job 5695:
==> flow/design.v <==
module  CONV(
	input				clk,
	input				rst_n,
	input 				mode,
	input       		in_valid,
	output reg			out_valid,
	output 		[13:0] 	AWADDR,
	output		 [7:0] 	AWLEN,
	output 				AWVALID,
	input 				AWREADY,
	output reg  [31:0]	WDATA,
	output 				WVALID,
	input 				WREADY,
	output 		[13:0] 	ARADDR,
	output 		 [7:0] 	ARLEN,
	output 				ARVALID,
	input 				ARREADY,
	input		[31:0] 	RDATA,
	input 				RVALID,
	output reg			RREADY
);
localparam WEIGHT1 	= 20'hABC2E;
localparam WEIGHT2 	= 20'hB52E2;
localparam WEIGHT3 	= 20'hAF5C4;
localparam WEIGHT4 	= 20'hE5518;
localparam WEIGHT5 	= 20'h71650;
localparam WEIGHT6 	= 20'hA938B;
localparam WEIGHT7 	= 20'h5251F;
localparam WEIGHT8 	= 20'h7DFC0;
localparam WEIGHT9 	= 20'hEB885;
localparam BIAS 	= 16'h1310;
localparam IDLE 	= 4'd0;
localparam CONV_K1 	= 4'd1;
localparam CONV_K2 	= 4'd2;
localparam CONV_K3 	= 4'd3;
localparam CONV_K4 	= 4'd4;
localparam CONV_K5 	= 4'd5;
localparam CONV_K6 	= 4'd6;
localparam CONV_K7 	= 4'd7;
localparam CONV_K8 	= 4'd8;
localparam CONV_K9 	= 4'd9;
localparam RELU 	= 4'd10;
localparam MUL 		= 4'd11;
localparam READ 	= 4'd12;
localparam WRITE_L0 = 4'd13;
localparam POOL 	= 4'd14;
localparam WRITE_L1 = 4'd15;
reg  		 [3:0] 	state_r, state_w, state_tmp;
reg  		 [5:0]	cnt_x, cnt_y;
reg					mode_;
wire 			 	is_up, is_down, is_left, is_right;
wire 				skip_mul;
wire 		[11:0] 	P1, P2, P3, P4, P5, P6, P7, P8, P9;
wire 		[15:0]  data_in;
wire 		[19:0] 	weight;
reg  signed	[35:0] 	product;
reg 				mul_fin;
reg  signed [36:0]	conv_result;
wire 		[31:0]	relu_result;
reg 		[31:0] 	max_pool_result;
wire 				update_mp_result;
assign is_up 	= (cnt_y == 6'd0  || (cnt_y == 6'd1  && mode_));
assign is_down 	= (cnt_y == 6'd63 || (cnt_y == 6'd62 && mode_));
assign is_left 	= (cnt_x == 6'd0  || (cnt_x == 6'd1  && mode_));
assign is_right = (cnt_x == 6'd63 || (cnt_x == 6'd62 && mode_));
assign skip_mul   = (state_tmp == CONV_K1 && (is_up || is_left)) 	||
					(state_tmp == CONV_K2 && (is_up))				||
					(state_tmp == CONV_K3 && (is_up || is_right)) 	||
					(state_tmp == CONV_K4 && (is_left))				||
					(state_tmp == CONV_K6 && (is_right)) 			||
					(state_tmp == CONV_K7 && (is_down || is_left)) 	||
					(state_tmp == CONV_K8 && (is_down)) 			||
					(state_tmp == CONV_K9 && (is_down || is_right));
assign P1 = (mode_ == 1'b0) ? {cnt_y, cnt_x} - 7'd65 : {cnt_y, cnt_x} - 8'd130;
assign P2 = (mode_ == 1'b0) ? {cnt_y, cnt_x} - 7'd64 : {cnt_y, cnt_x} - 8'd128;
assign P3 = (mode_ == 1'b0) ? {cnt_y, cnt_x} - 6'd63 : {cnt_y, cnt_x} - 7'd126;
assign P4 = (mode_ == 1'b0) ? {cnt_y, cnt_x} - 1'd1  : {cnt_y, cnt_x} - 2'd2  ;
assign P5 = (mode_ == 1'b0) ? {cnt_y, cnt_x}		 : {cnt_y, cnt_x}         ;
assign P6 = (mode_ == 1'b0) ? {cnt_y, cnt_x} + 1'd1	 : {cnt_y, cnt_x} + 2'd2  ;
assign P7 = (mode_ == 1'b0) ? {cnt_y, cnt_x} + 6'd63 : {cnt_y, cnt_x} + 7'd126;
assign P8 = (mode_ == 1'b0) ? {cnt_y, cnt_x} + 7'd64 : {cnt_y, cnt_x} + 8'd128;
assign P9 = (mode_ == 1'b0) ? {cnt_y, cnt_x} + 7'd65 : {cnt_y, cnt_x} + 8'd130;
assign data_in = RDATA[31:16];
assign weight = (state_tmp == CONV_K1) ? WEIGHT1 :
				(state_tmp == CONV_K2) ? WEIGHT2 :
				(state_tmp == CONV_K3) ? WEIGHT3 :
				(state_tmp == CONV_K4) ? WEIGHT4 :
				(state_tmp == CONV_K5) ? WEIGHT5 :
				(state_tmp == CONV_K6) ? WEIGHT6 :
				(state_tmp == CONV_K7) ? WEIGHT7 :
				(state_tmp == CONV_K8) ? WEIGHT8 :
				(state_tmp == CONV_K9) ? WEIGHT9 : 20'd0;
assign ARADDR = (state_tmp == CONV_K1) ? P1 :
				(state_tmp == CONV_K2) ? P2 :
				(state_tmp == CONV_K3) ? P3 :
				(state_tmp == CONV_K4) ? P4 :
				(state_tmp == CONV_K5) ? P5 :
				(state_tmp == CONV_K6) ? P6 :
				(state_tmp == CONV_K7) ? P7 :
				(state_tmp == CONV_K8) ? P8 :
				(state_tmp == CONV_K9) ? P9 : 14'd0;
assign ARLEN = 8'd0;
assign ARVALID = (state_r == READ) && (~skip_mul) && (state_tmp != RELU);
assign AWADDR = (state_r == POOL) ? {4'b1000, cnt_y[5:1], cnt_x[5:1]} : {1'b1, cnt_y, cnt_x};
assign AWLEN = 8'd0;
assign AWVALID = (state_r == RELU || state_r == POOL);
assign WVALID = (state_r == WRITE_L0 || state_r == WRITE_L1);
assign relu_result = (conv_result[36]) ? 32'd0 : conv_result[31:0];
assign update_mp_result = ((WDATA > max_pool_result) && WVALID);
always @(*) begin
	case(state_r)
		IDLE: 		state_w = (in_valid) ? READ : IDLE;
		READ: 		state_w = (ARREADY && ~skip_mul) ? state_tmp : READ;
		CONV_K1: 	state_w = (skip_mul) ? READ : ((RVALID) ? MUL : CONV_K1); 
		CONV_K2: 	state_w = (skip_mul) ? READ : ((RVALID) ? MUL : CONV_K2);
		CONV_K3: 	state_w = (skip_mul) ? READ : ((RVALID) ? MUL : CONV_K3);
		CONV_K4: 	state_w = (skip_mul) ? READ : ((RVALID) ? MUL : CONV_K4);
		CONV_K5: 	state_w = (skip_mul) ? READ : ((RVALID) ? MUL : CONV_K5);
		CONV_K6: 	state_w = (skip_mul) ? READ : ((RVALID) ? MUL : CONV_K6);
		CONV_K7: 	state_w = (skip_mul) ? READ : ((RVALID) ? MUL : CONV_K7);
		CONV_K8: 	state_w = (skip_mul) ? READ : ((RVALID) ? MUL : CONV_K8);
		CONV_K9: 	state_w = (skip_mul) ? RELU : ((RVALID) ? MUL : CONV_K9);
		MUL: 		state_w = (state_tmp == CONV_K9) ? RELU : READ;
		RELU: 		state_w = (AWREADY) ? WRITE_L0 : RELU;
		WRITE_L0: 	state_w = (WREADY) ? ((cnt_x[0] && cnt_y[0]) ? POOL : READ) : WRITE_L0;
		POOL: 		state_w = (AWREADY) ? WRITE_L1 : POOL;
		WRITE_L1: 	state_w = (WREADY) ? ((cnt_x[5:1] == 5'd31 && cnt_y[5:1] == 5'd31) ? IDLE : READ) : WRITE_L1;
	endcase
end
always @(posedge clk or negedge rst_n) begin
	if (!rst_n)	state_r <= IDLE;
	else 		state_r <= state_w;
end
always @(posedge clk or negedge rst_n) begin
	if (!rst_n)								state_tmp <= CONV_K1;
	else if (state_r == RELU)				state_tmp <= CONV_K1;
	else if (state_r == MUL) 				state_tmp <= state_tmp + 4'd1;
	else if (state_r == READ && skip_mul) 	state_tmp <= state_tmp + 4'd1;
end
always @(posedge clk or negedge rst_n) begin
	if (!rst_n)	begin
		cnt_x <= 6'd0;
		cnt_y <= 6'd0;
	end
	else if (state_r == WRITE_L0 && WREADY) begin
		cnt_x <= {cnt_x[5:1], cnt_x[0] + 1'd1};
		cnt_y <= (cnt_x[0]) ? {cnt_y[5:1], cnt_y[0] + 1'd1} : cnt_y;
	end
	else if (state_r == WRITE_L1 && WREADY) begin
		cnt_x <= {cnt_x[5:1] + 5'd1, cnt_x[0]};
		cnt_y <= (cnt_x[5:1] == 5'd31) ? {cnt_y[5:1] + 1'd1, cnt_y[0]} : cnt_y;
	end
end
always @(posedge clk or negedge rst_n) begin
	if (!rst_n)			RREADY <= 1'b0;
	else if (ARVALID)	RREADY <= 1'b1;
	else if (RVALID) 	RREADY <= 1'b0;
end
always @(posedge clk or negedge rst_n) begin
	if (!rst_n)					product <= 36'd0;
	else if (state_w == MUL)	product <= $signed(data_in) * $signed(weight);
end
always @(posedge clk or negedge rst_n) begin
	if (!rst_n)					mul_fin <= 1'b0;
	else if (state_w == MUL) 	mul_fin <= 1'b1;
	else 						mul_fin <= 1'b0;
end
always @(posedge clk or negedge rst_n) begin
	if (!rst_n)					conv_result <= BIAS;
	else if (WVALID && WREADY) 	conv_result <= BIAS;
	else if (mul_fin) 			conv_result <= conv_result + product;
end
always @(posedge clk or negedge rst_n) begin
	if (!rst_n)								max_pool_result <= 32'd0;
	else if (state_r == WRITE_L1 && WREADY) max_pool_result <= 32'd0;
	else if (update_mp_result) 				max_pool_result <= WDATA;
end
always @(posedge clk or negedge rst_n) begin
	if (!rst_n)						WDATA <= 32'd0;
	else if (state_w == WRITE_L0)	WDATA <= relu_result;
	else if (state_w == WRITE_L1)	WDATA <= max_pool_result;
	else 							WDATA <= WDATA;
end
always @(posedge clk or negedge rst_n) begin
	if (!rst_n)							out_valid <= 1'b0;
	else if (WREADY && state_w == IDLE) out_valid <= 1'b1;
	else 								out_valid <= 1'b0;
end
always @(posedge clk or negedge rst_n) begin
	if (!rst_n)			mode_ <= 1'b0;
	else if (in_valid) 	mode_ <= mode;
	else 				mode_ <= mode_;
end
endmodule
clock: 6.74 ns
lec_check: 0
cap_margin: 20
core_margin: 2
core_utilization: 72
place_density: 0.65
setup_slack_margin: -0.4
slew_margin: 20
run.sh (not shown) runs the stock make flow with config.mk's settings and CLKGATE_MAP_FILE=.
To summarise job 5695: no stage aborted, but the layout did not pass its checks, failing on setup timing.
For job 6874, these inputs were changed with respect to job 5695:
Settings: PLACE_DENSITY_LB_ADDON now 0.06, previously not set; SETUP_SLACK_MARGIN now 2.01, was -0.4; PLACE_DENSITY no longer set, was 0.65; CORE_UTILIZATION now 68, was 72.
Notes after the runs:
Diff job 5695 -> job 6874: cell area increased by about 3.4% relative to the old numbers, met1 global-route usage decreased by 2.7 points relative to the old numbers, tightest hold margin decreased by 0.014 ns relative to the old numbers, routed wire length decreased by about 10% relative to the old numbers.
In job 6874 the implementation ran to completion but is not tape-out ready, as the final checks report setup timing.
Job 5695 -> stages 100% | layout checks FAIL | setup timing
Here is what was changed in the inputs of job 6502 compared with job 6874.
Settings: a change of PLACE_DENSITY_LB_ADDON from 0.06 to 0.07; a change of CORE_UTILIZATION from 68 to 71.
--- outcome ---
Compared with job 6874, in job 6502 number of synthesized register bits neither gained nor lost much, post-CTS setup-driven buffer insertion count increased about 35%, global placement routability congestion decreased 0.040. Any difference in number of cells in the design after placement between job 6502 and job 6874 is small enough to ignore. From job 6874 to job 6502 the numbers moved as follows: area of placed instances comparable; synthesized chip area reported by yosys barely changed; worst slack at placement moved up. Job 6502: it failed during global routing, and the tool reported GRT-0232. Job 6874: all stages done; final checks FAILED (setup timing).
Changes in job 4790 relative to job 6502:
Settings: CORE_UTILIZATION changed from 71 to 57; PLACE_DENSITY_LB_ADDON removed (was 0.07); SETUP_SLACK_MARGIN removed (was 2.01); the clock period (ns, I/O delays scaled along) changed from 6.74 to 7.02.
Results
- The flow for job 4790 finished, though final verification flagged setup timing.
- Compared with job 6502, area of the die in job 4790 increased by more than 10%.
- The core footprint in job 4790 is 1.2 times that in job 6502.
- Across both runs, pre-CTS setup slack was higher for job 4790 than for job 6502.
- As of job 4790, placed instance area had fallen slightly compared to job 6502.
